## SUBWAY
module SUBWAY(
    clk,
    rst_n,
    in_valid,
    init,
    in0,
    in1,
    in2,
    in3,
    out_valid,
    out
);
==> flow/config.mk <==
export PLATFORM = sky130hd
export DESIGN_NAME = SUBWAY
export DESIGN_NICKNAME = SUBWAY
export VERILOG_FILES = /design/flow/design.v
export SDC_FILE = /design/flow/constraint.sdc
export NUM_CORES = 4
export LEC_CHECK = 0
export ABC_AREA = 1
export CAP_MARGIN = 20
export CORE_MARGIN = 2
export CORE_UTILIZATION = 71
export CTS_CLUSTER_DIAMETER = 237
export CTS_CLUSTER_SIZE = 73
export MAX_ROUTING_LAYER = met4
export PLACE_DENSITY_LB_ADDON = 0.05
export SETUP_SLACK_MARGIN = 0.4
export SLEW_MARGIN = 20
export TNS_END_PERCENT = 5
==> flow/constraint.sdc <==
create_clock -name core_clock -period 1.34 [get_ports {clk}]
set_input_delay 0.2680 -clock core_clock [delete_from_list [all_inputs] [get_ports {clk}]]
set_output_delay 0.2680 -clock core_clock [all_outputs]
set_load 0.01 [all_outputs]
run.sh (not shown) runs the stock make flow with config.mk's settings and CLKGATE_MAP_FILE=.
The baseline ran to the end with violations: negative hold slack, negative setup slack.
Edit:
- CORE_UTILIZATION: 71 -> 62
- CTS_CLUSTER_DIAMETER: 237 -> default
- CTS_CLUSTER_SIZE: 73 -> default
- MAX_ROUTING_LAYER: met4 -> default
- PLACE_DENSITY_LB_ADDON: 0.05 -> default
- SETUP_SLACK_MARGIN: 0.4 -> default
- TNS_END_PERCENT: 5 -> default
- clock period: 1.34 -> 1.76 ns (I/O delays scaled with it)
This time the run finished but failed the layout checks on negative setup slack.
Maximum frequency goes up by 20%.
Count of clock-buffer cells in the layout rose by 1.
Critical path depth rose by 1.
Routed wire length goes down by 47%.
Total power decreases by 33%.
Core utilization goes down by 20 points.
Edit:
- ABC_AREA: 1 -> default
- CORE_UTILIZATION: 62 -> 61
- clock period: 1.76 -> 2.15 ns (I/O delays scaled with it)
- The new run finished with negative setup slack left
- routed wire length decreases by 7.6%
- sequential cell count does not change
- worst setup slack improved by 0.064 ns
- first-iteration DRC count decreases by 40%
- area after synthesis decreases by about 3%
- non-clock buffer count decreases by 9
- design area decreases by 2.1%
- die size decreases by 1.2%
- global-route usage decreases by 1.1 points
Edit:
- CORE_UTILIZATION: 61 -> 72
- CTS_CLUSTER_SIZE: default -> 30
- clock period: 2.15 -> 1.98 ns (I/O delays scaled with it)
After rerunning: The new run reached the layout checks and failed them: negative setup slack. Power went up by a little under a tenth. Wire length went up by a little under a tenth. Global-route usage went up by 5.6 points. Clock power went up by a few percent. First-iteration DRC count went down by well over a third. Final area went down slightly. Worst setup slack loses 0.038 ns. Die area went down by about a fifth.
Edit:
- CTS_CLUSTER_DIAMETER: default -> 197
- PLACE_DENSITY_LB_ADDON: default -> 0.01
- SETUP_SLACK_MARGIN: default -> 0.59
The changed run stopped in global routing on DPL-0033; die size stays the same; synthesized area stays the same; synthesized cell count is unchanged.
Edit:
- CTS_CLUSTER_DIAMETER: 197 -> 182
- CTS_CLUSTER_SIZE: 30 -> 14
- PLACE_DENSITY: default -> 0.42
- PLACE_DENSITY_LB_ADDON: 0.01 -> default
- SETUP_SLACK_MARGIN: 0.59 -> 0.57
Result: With this change the flow failed in clock tree synthesis. Die area does not change. Area after synthesis stays the same. Synthesized cell count does not change.

* * *

wip/delta:
Starting RTL as in the previous note.
Settings: LEC_CHECK=0, ABC_AREA=1, CAP_MARGIN=20, CORE_MARGIN=2, CORE_UTILIZATION=72, CTS_CLUSTER_DIAMETER=221, CTS_CLUSTER_SIZE=14, SLEW_MARGIN=20; clock period 1.62 ns.
[wip/delta] flow finished | final checks: failed | reasons: negative setup slack
Input changes introduced in wip/yarrow (baseline for comparison: wip/delta):
Settings: CTS_CLUSTER_DIAMETER changed from 221 to 84; CTS_CLUSTER_SIZE removed (was 14); PLACE_DENSITY_LB_ADDON newly set to 0.05.
### Flow results
[flow] wip/delta | stages: complete | final checks: fail | reason: negative setup slack
Status wip/yarrow: flow complete, layout not clean - negative setup slack
wip/yarrow -> wip/delta: cell area after synthesis delta 0, exact match
Relative to wip/delta, met2 wire length decreased by 8.6% in wip/yarrow.
Core utilization of the finished layout delta for wip/yarrow relative to wip/delta: 0.67 points lower
Input changes introduced in wip/nickel (baseline for comparison: wip/yarrow):
Settings: PLACE_DENSITY_LB_ADDON no longer set, was 0.05; PLACE_DENSITY now 0.36, previously not set; CTS_CLUSTER_DIAMETER now 320, was 84; the clock period (ns, I/O delays scaled along) now 1.44, was 1.62.
Notes after the runs:
wip/nickel had finished all stages when the layout checks came back failing, citing negative setup slack. When wip/nickel is measured against wip/yarrow, its hold slack turns out 0.020 ns higher. Looking only at final period demand of the worst path, and setting everything else aside, the lower value of wip/yarrow and wip/nickel goes to wip/yarrow. Diff wip/yarrow -> wip/nickel: number of DRC markers in iteration 0 higher, aggregate routed wire length higher. Taking wip/yarrow as the reference point, the clock buffer count in the final layout of wip/nickel falls by 5. The setup slack of wip/nickel is smaller than that of wip/yarrow.
Input-level comparison between wip/fjord and wip/nickel:
Settings: removing PLACE_DENSITY (formerly 0.36); removing CTS_CLUSTER_DIAMETER (formerly 320); setting CTS_CLUSTER_SIZE to 14 for the first time; removing ABC_AREA (formerly 1); changing the clock period (ns, I/O delays scaled along) from 1.44 to 1.98.
Notes after the runs:
STATUS run=wip/fjord STAGES=ALL_DONE FINAL_CHECKS=FAILED CAUSE=negative setup slack. Re width of the die: wip/fjord is 1.4% down on wip/nickel. Between wip/fjord and wip/nickel, shortest period the worst path allows is lower for wip/fjord, wip/nickel comes in above that. wip/fjord vs wip/nickel: count of non-CTS buffers in the layout down by more than a quarter. Higher sequential cell area share among wip/fjord and wip/nickel: wip/fjord.
Relative to wip/fjord, the following input files were edited for wip/ember:
Settings: CORE_UTILIZATION changed from 72 to 40; CTS_CLUSTER_SIZE removed (was 14); the clock period (ns, I/O delays scaled along) changed from 1.98 to 2.32.
==> comparison <==
wip/ember went all the way through synthesis, placement and routing and the layout is clean on timing, DRC and antenna. Compared wip/ember vs wip/fjord, and signed area change from the synthesized netlist to the final layout is up in wip/ember. Of wip/ember and wip/fjord, the lower clock period minus worst slack belongs to wip/fjord. Wire length delta for wip/ember relative to wip/fjord: 960 um lower. | number of fillers in the final layout | lower: wip/fjord |. When wip/ember is set beside wip/fjord, its total negative slack turns out to be 0.28 ns larger. The higher power of wip/ember and wip/fjord is in wip/fjord. For post-synthesis sequential element count, wip/ember and wip/fjord come out practically identical. Compared with wip/fjord, wip/ember shows a number of setup buffers added after CTS that is 5 lower. Against wip/fjord, highest clock rate in wip/ember fell by a few percent. AND-OR/OR-AND share of the synthesized area came out exactly the same in wip/ember and wip/fjord.
Relative to wip/ember, the following input files were edited for wip/raven:
Settings: changing the clock period (ns, I/O delays scaled along) from 2.32 to 2.5.
### Flow results
wip/raven vs wip/ember — logic gate share of total power dropped 2.8 points. wip/raven reached the end of the flow, and the finished layout is clean on the timing, DRC and antenna checks. Relative to wip/ember, worst setup slack has gone up in wip/raven. Of wip/ember and wip/raven, wip/raven shows the lower met1 routing resource usage after global routing, with wip/ember above it. Compared with wip/ember, in wip/raven detailed-route vias per instance shrank by 0.024, total non-filler cell area in the finished layout went down by 79 sq um.

* * *

xenon:
SUBWAY again, from the RTL that the note above started with.
clock: 1.29 ns
lec_check: 0
cap_margin: 20
core_margin: 2
core_utilization: 68
cts_cluster_size: 37
hold_slack_margin: 0.24
setup_slack_margin: 0.3
slew_margin: 20
xenon terminated abnormally: clock tree synthesis reported DPL-0033.
### xenon -> zinc
diff --git a/flow/config.mk b/flow/config.mk
--- a/flow/config.mk
+++ b/flow/config.mk
@@ -8 +8,3 @@
-export CAP_MARGIN = 20
+export ABC_AREA = 1
+export CAP_MARGIN = 35
+export CORE_ASPECT_RATIO = 0.91
@@ -10,4 +12,7 @@
-export CORE_UTILIZATION = 68
-export CTS_CLUSTER_SIZE = 37
-export HOLD_SLACK_MARGIN = 0.24
-export SETUP_SLACK_MARGIN = 0.3
+export CORE_UTILIZATION = 72
+export CTS_CLUSTER_DIAMETER = 51
+export CTS_CLUSTER_SIZE = 32
+export HOLD_SLACK_MARGIN = -0.01
+export MAX_ROUTING_LAYER = met5
+export PLACE_DENSITY = 0.4
+export SETUP_SLACK_MARGIN = -0.03
@@ -14,0 +20 @@
+export TNS_END_PERCENT = 50
Notes after the runs:
zinc completed end to end; final checks failed (setup timing). Comparing xenon and zinc, part of the Yosys area used for sequential elements is lower on zinc. On area fraction in full adders, half adders and majority gates, xenon and zinc are basically level. Min synthesized cell count across xenon and zinc: xenon. NOTE mean cell area of the mapped netlist xenon->zinc decreased by more than a quarter. STATUS post-synthesis instance area: zinc loses against xenon. From xenon to zinc the numbers moved as follows: xor and xnor area share after synthesis lost 0.38 points; die area lost 2.7%. Taking xenon as the reference point, the cell area after placement of zinc falls by 1.4%.
For amber, these inputs were changed with respect to zinc:
==> flow/config.mk <==
export PLATFORM = sky130hd
export DESIGN_NAME = SUBWAY
export DESIGN_NICKNAME = SUBWAY
export VERILOG_FILES = /design/flow/design.v
export SDC_FILE = /design/flow/constraint.sdc
export NUM_CORES = 4
export LEC_CHECK = 0
export CAP_MARGIN = 35
export CORE_MARGIN = 2
export CORE_UTILIZATION = 72
export CTS_CLUSTER_DIAMETER = 92
export CTS_CLUSTER_SIZE = 30
export SLEW_MARGIN = 20
--- outcome ---
For amber, the flow was terminated by a tool error in global routing and produced no final design. amber: weighted congestion reported at the end of routability-driven placement is about 11% lower than what zinc reported. Compared with zinc, amber shows a lower synthesized area. zinc -> amber: maximum level of the CTS H-tree delta 0, exact match. Diff zinc -> amber | aoi/oai-family share of the synthesized area | decrease of 3.4 points. Number of cells in the design after placement | amber below zinc. Number of cell instances after yosys synthesis was higher in zinc than in amber. Synthesized cell count shrinks by more than a quarter when moving from zinc to amber. amber: number of unique standard cell types used by synthesis higher than zinc. Vertical die dimension: higher on amber. amber vs. zinc: minimum setup slack after placement went down by 0.27 ns, simple-gate area share of the yosys netlist has increased.
#### Input delta (maple over amber)
diff --git a/flow/config.mk b/flow/config.mk
--- a/flow/config.mk
+++ b/flow/config.mk
@@ -8 +8,2 @@
-export CAP_MARGIN = 35
+export ABC_AREA = 1
+export CAP_MARGIN = 20
@@ -11,2 +12 @@
-export CTS_CLUSTER_DIAMETER = 92
-export CTS_CLUSTER_SIZE = 30
+export CTS_CLUSTER_SIZE = 99
==> flow/constraint.sdc <==
create_clock -name core_clock -period 1.55 [get_ports {clk}]
set_input_delay 0.3100 -clock core_clock [delete_from_list [all_inputs] [get_ports {clk}]]
set_output_delay 0.3100 -clock core_clock [all_outputs]
set_load 0.01 [all_outputs]
==> comparison <==
Completing all stages was not enough for maple: its layout failed the final checks because of setup timing.
Re die span in y: maple is about 1.4% up on amber.
Looking at cell resize tally after clock tree synthesis, maple sits 49 below amber.
Diff amber -> maple | die size | increase of about 3%
maple against amber: synthesized chip area reported by yosys +210 um2, die span in x went up.
Comparing maple with amber, the last weighted congestion value of the routability-driven placer came out essentially unchanged.
In the metrics for amber and maple, the one carrying the higher number of post-CTS setup repair buffers is amber.
No activity file was given, so power comes from the tool's default toggle rates.
